## the reference run
// Integration
module Integration(input clk,
	 input rst,
	 output [31:0]mem_addr,
	 output [31:0]mem_wdata,
	 output mem_we,
	 input [31:0]mem_rdata
 );
Settings: LEC_CHECK=0, CAP_MARGIN=20, CORE_MARGIN=2, CORE_UTILIZATION=72, CTS_CLUSTER_SIZE=35, SLEW_MARGIN=20; clock period 5.74 ns.
run.sh (not shown) runs the stock make flow with config.mk's settings and CLKGATE_MAP_FILE=.
What ended the reference run was a tool error in global routing; the run never finished.
The following lists how the trial run was set up differently from the reference run:
Settings: changing CORE_UTILIZATION from 72 to 40; removing CTS_CLUSTER_SIZE (formerly 35); changing the clock period (ns, I/O delays scaled along) from 5.74 to 7.6.
The trial run: full flow OK, the timing, DRC and antenna checks passed. From the reference run to the trial run the numbers moved as follows: sequential element share of the synthesized area flat; vertical die dimension increased about 33%; starting density of the core lost 32 points. On die area: the trial run sits above the reference run. Maximum clock path buffer count came out exactly the same in the trial run and the reference run.

Starting RTL as in the previous note.
Settings: LEC_CHECK=0, ABC_AREA=0, CAP_MARGIN=20, CELL_PAD_IN_SITES_DETAIL_PLACEMENT=2, CORE_ASPECT_RATIO=0.82, CORE_MARGIN=4, CORE_UTILIZATION=65, GPL_ROUTABILITY_DRIVEN=0, SETUP_SLACK_MARGIN=1.13, SLEW_MARGIN=40; clock period 9.75 ns.
The baseline never finished: it broke off in detailed placement (DPL-0033).
Rerun with:
==> flow/config.mk (replaced) <==
export PLATFORM = sky130hd
export DESIGN_NAME = Integration
export DESIGN_NICKNAME = Integration
export VERILOG_FILES = /design/flow/design.v
export SDC_FILE = /design/flow/constraint.sdc
export NUM_CORES = 4
export LEC_CHECK = 0
export CAP_MARGIN = 20
export CORE_MARGIN = 2
export CORE_UTILIZATION = 71
export CTS_CLUSTER_SIZE = 41
export SETUP_SLACK_MARGIN = -0.37
export SLEW_MARGIN = 20
==> flow/constraint.sdc (replaced) <==
create_clock -name core_clock -period 4.84 [get_ports {clk}]
set_input_delay 0.9680 -clock core_clock [delete_from_list [all_inputs] [get_ports {clk}]]
set_output_delay 0.9680 -clock core_clock [all_outputs]
set_load 0.01 [all_outputs]
The new run died in global routing.
Die area falls by 12%.
Area after synthesis stays the same.
Synthesized cell count is unchanged.

## tundra
Integration again, from the RTL that the note above started with.
==> flow/config.mk <==
export PLATFORM = sky130hd
export DESIGN_NAME = Integration
export DESIGN_NICKNAME = Integration
export VERILOG_FILES = /design/flow/design.v
export SDC_FILE = /design/flow/constraint.sdc
export NUM_CORES = 4
export LEC_CHECK = 0
export CAP_MARGIN = 20
export CORE_MARGIN = 2
export CORE_UTILIZATION = 71
export CTS_CLUSTER_SIZE = 41
export SETUP_SLACK_MARGIN = -0.44
export SLEW_MARGIN = 20
==> flow/constraint.sdc <==
create_clock -name core_clock -period 5.04 [get_ports {clk}]
set_input_delay 1.0080 -clock core_clock [delete_from_list [all_inputs] [get_ports {clk}]]
set_output_delay 1.0080 -clock core_clock [all_outputs]
set_load 0.01 [all_outputs]
The log for tundra ends in 5_1_grt with error GRT-0232, so the run never completed.
Modified inputs, ember compared to tundra
-- flow/config.mk --
<<< tundra, line 10
export CORE_UTILIZATION = 71
export CTS_CLUSTER_SIZE = 41
export SETUP_SLACK_MARGIN = -0.44
>>> ember, line 10
export CORE_UTILIZATION = 40
==> flow/constraint.sdc <==
create_clock -name core_clock -period 8.0 [get_ports {clk}]
set_input_delay 1.6000 -clock core_clock [delete_from_list [all_inputs] [get_ports {clk}]]
set_output_delay 1.6000 -clock core_clock [all_outputs]
set_load 0.01 [all_outputs]
==> results <==
Number of placed instances, taps included of ember exceeds that of tundra by a few percent.
Number of flops mapped to enable cells by yosys: ember vs tundra, no meaningful difference
ember vs. tundra: worst setup timing slack at the placement stage went up by 2040 ps.
Relative to tundra, number of cells upsized or downsized after cts has decreased by 114 in ember.
Comparing tundra against ember, there is no change at all in number of hold buffers added after CTS.
Re synthesized area: no difference whatsoever between ember and tundra.
Vertical extent of the die: tundra and ember compared, higher one is ember
Summary of ember over tundra: standard cell core area moved up, last weighted congestion value of the routability-driven placer moved down, floorplan row count moved up.
ember completed every stage of the flow, and the final layout passed the timing, DRC and antenna checks.
Setup changes, ember to cedar
-- flow/config.mk --
<<< ember, line 10
export CORE_UTILIZATION = 40
>>> cedar, line 10
export CORE_UTILIZATION = 72
export CTS_CLUSTER_SIZE = 36
==> flow/constraint.sdc <==
create_clock -name core_clock -period 5.74 [get_ports {clk}]
set_input_delay 1.1480 -clock core_clock [delete_from_list [all_inputs] [get_ports {clk}]]
set_output_delay 1.1480 -clock core_clock [all_outputs]
set_load 0.01 [all_outputs]
Summary across cedar and ember: the single failing run is cedar.
Starting density of the core, cedar and ember: larger value in cedar
As far as yosys synthesis chip area goes, ember and cedar are indistinguishable; the numbers are identical.
Summary: with ember as the reference, routability-driven placement congestion ratio in cedar moved up by a few percent.
Min number of CTS-inserted buffers across cedar and ember: cedar
Post-cts repair resize count, cedar and ember: lower on ember
From ember to cedar, number of H-tree levels did not move at all.
Input changes introduced in garnet (baseline for comparison: cedar):
-- flow/config.mk --
<<< cedar, line 8
export CAP_MARGIN = 20
>>> garnet, line 8
export CAP_MARGIN = 0
<<< cedar, line 11
export CTS_CLUSTER_SIZE = 36
export SLEW_MARGIN = 20
>>> garnet, line 11
export CTS_CLUSTER_DIAMETER = 305
export CTS_CLUSTER_SIZE = 13
export PLACE_DENSITY_LB_ADDON = 0.02
export SETUP_SLACK_MARGIN = 0.18
export SLEW_MARGIN = 40
==> flow/constraint.sdc <==
create_clock -name core_clock -period 2.02 [get_ports {clk}]
set_input_delay 0.4040 -clock core_clock [delete_from_list [all_inputs] [get_ports {clk}]]
set_output_delay 0.4040 -clock core_clock [all_outputs]
set_load 0.01 [all_outputs]
Notes after the runs:
- garnet did not run to completion, as it errored out during 4_1_cts.
- garnet vs. cedar: placed wire-length estimate rose by 14%, area of the mapped netlist stayed essentially flat, post-synthesis compound-gate area fraction stayed essentially flat.
- Relative to cedar, the placed instance count measured on garnet has increased by more than 10%.
- Vertical extent of the die came out exactly the same in garnet and cedar.
- garnet ended with more placer congestion estimate than cedar.
- Taking garnet as 1.0, cedar lands at 0.915 on placement-stage cell area.
- Relative to cedar, the pre-CTS setup slack of garnet is lower by 3900 ps.
Input-level comparison between raven and garnet:
==> flow/config.mk <==
export PLATFORM = sky130hd
export DESIGN_NAME = Integration
export DESIGN_NICKNAME = Integration
export VERILOG_FILES = /design/flow/design.v
export SDC_FILE = /design/flow/constraint.sdc
export NUM_CORES = 4
export LEC_CHECK = 0
export CAP_MARGIN = 20
export CORE_MARGIN = 2
export CORE_UTILIZATION = 66
export CTS_CLUSTER_SIZE = 38
export SETUP_SLACK_MARGIN = 1.35
export SLEW_MARGIN = 35
==> flow/constraint.sdc <==
create_clock -name core_clock -period 5.0 [get_ports {clk}]
set_input_delay 1.0000 -clock core_clock [delete_from_list [all_inputs] [get_ports {clk}]]
set_output_delay 1.0000 -clock core_clock [all_outputs]
set_load 0.01 [all_outputs]
--- outcome ---
Not one of raven and garnet finished clean. 4_1_cts: garnet exited with error. Looking at raven and garnet, the cell area after synthesis is a wash. Number of placed cells counting well taps delta for raven relative to garnet: about 5% lower. Row floorplan die height: raven higher / garnet lower. The total half-perimeter wirelength after legalization and detailed placement reported for raven is smaller than that of garnet by 17%. From garnet to raven, boundary pin count did not move at all. Compared with garnet, raven shows horizontal extent of the die higher by 4.4%. Re post-synthesis simple-gate area fraction: no difference whatsoever between garnet and raven. raven against garnet: die size has increased; cell area after placement has decreased; floorplan-stage core utilization has decreased.
What juniper does differently from raven at the input level:
-- flow/config.mk --
<<< raven, line 10
export CORE_UTILIZATION = 66
export CTS_CLUSTER_SIZE = 38
export SETUP_SLACK_MARGIN = 1.35
export SLEW_MARGIN = 35
>>> juniper, line 10
export CORE_UTILIZATION = 65
export CTS_CLUSTER_SIZE = 41
export SETUP_SLACK_MARGIN = 1.59
export SLEW_MARGIN = 20
==> flow/constraint.sdc <==
create_clock -name core_clock -period 6.27 [get_ports {clk}]
set_input_delay 1.2540 -clock core_clock [delete_from_list [all_inputs] [get_ports {clk}]]
set_output_delay 1.2540 -clock core_clock [all_outputs]
set_load 0.01 [all_outputs]
Results
From the logs: raven reached the end of the flow and failed the layout checks with setup timing. juniper completed every stage of the flow, and the final layout passed the timing, DRC and antenna checks. For the arrival time of data at the critical path endpoint, juniper came in 220 ps lower than raven did. Of juniper and raven, the lower minimum clock period belongs to juniper. Compared to raven, juniper leaves more free space in the core. Cmp juniper vs raven: post-placement setup slack higher in juniper.

Starting RTL as in the previous note.
Settings: LEC_CHECK=0, CAP_MARGIN=20, CELL_PAD_IN_SITES_DETAIL_PLACEMENT=0, CELL_PAD_IN_SITES_GLOBAL_PLACEMENT=3, CORE_ASPECT_RATIO=0.56, CORE_MARGIN=5, CORE_UTILIZATION=29, CTS_CLUSTER_SIZE=87, GPL_TIMING_DRIVEN=0, MIN_ROUTING_LAYER=met2, PLACE_DENSITY_LB_ADDON=0.29, SETUP_SLACK_MARGIN=2.66, SLEW_MARGIN=20, TNS_END_PERCENT=50; clock period 11.0 ns.
The first run completed without violations.
Next try:
GPL_TIMING_DRIVEN = 1   (was 0)
MIN_ROUTING_LAYER = met1   (was met2)
SLEW_MARGIN = 10   (was 20)
Effect:
- via count falls by 28%
- first-iteration DRC count fell by about 50%
- global-route usage shrinks by 16 points
- routed wire length drops by 16%
- register-to-register slack improved by 0.39 ns
Next try:
CELL_PAD_IN_SITES_DETAIL_PLACEMENT = default   (was 0)
CELL_PAD_IN_SITES_GLOBAL_PLACEMENT = default   (was 3)
CORE_ASPECT_RATIO = default   (was 0.56)
CORE_MARGIN = 2   (was 5)
CORE_UTILIZATION = 70   (was 29)
CTS_CLUSTER_SIZE = 35   (was 87)
GPL_TIMING_DRIVEN = default   (was 1)
MIN_ROUTING_LAYER = default   (was met1)
PLACE_DENSITY_LB_ADDON = default   (was 0.29)
SETUP_SLACK_MARGIN = 1.35   (was 2.66)
SLEW_MARGIN = 20   (was 10)
TNS_END_PERCENT = default   (was 50)
clock period = 4.88 ns   (was 11.0 ns; I/O delays follow)
After rerunning:
- This time the run stopped in global routing (5_1_grt) (GRT-0116)
- area after synthesis stays the same
- synthesized cell count does not change
- die size decreases by well over a third
Next try:
CORE_UTILIZATION = 55   (was 70)
CTS_CLUSTER_SIZE = default   (was 35)
SETUP_SLACK_MARGIN = default   (was 1.35)
clock period = 4.43 ns   (was 4.88 ns; I/O delays follow)
Outcome: With this change the flow finished with negative setup slack left; synthesized cell count does not change; synthesized area stays the same; die area came out higher by 27%.
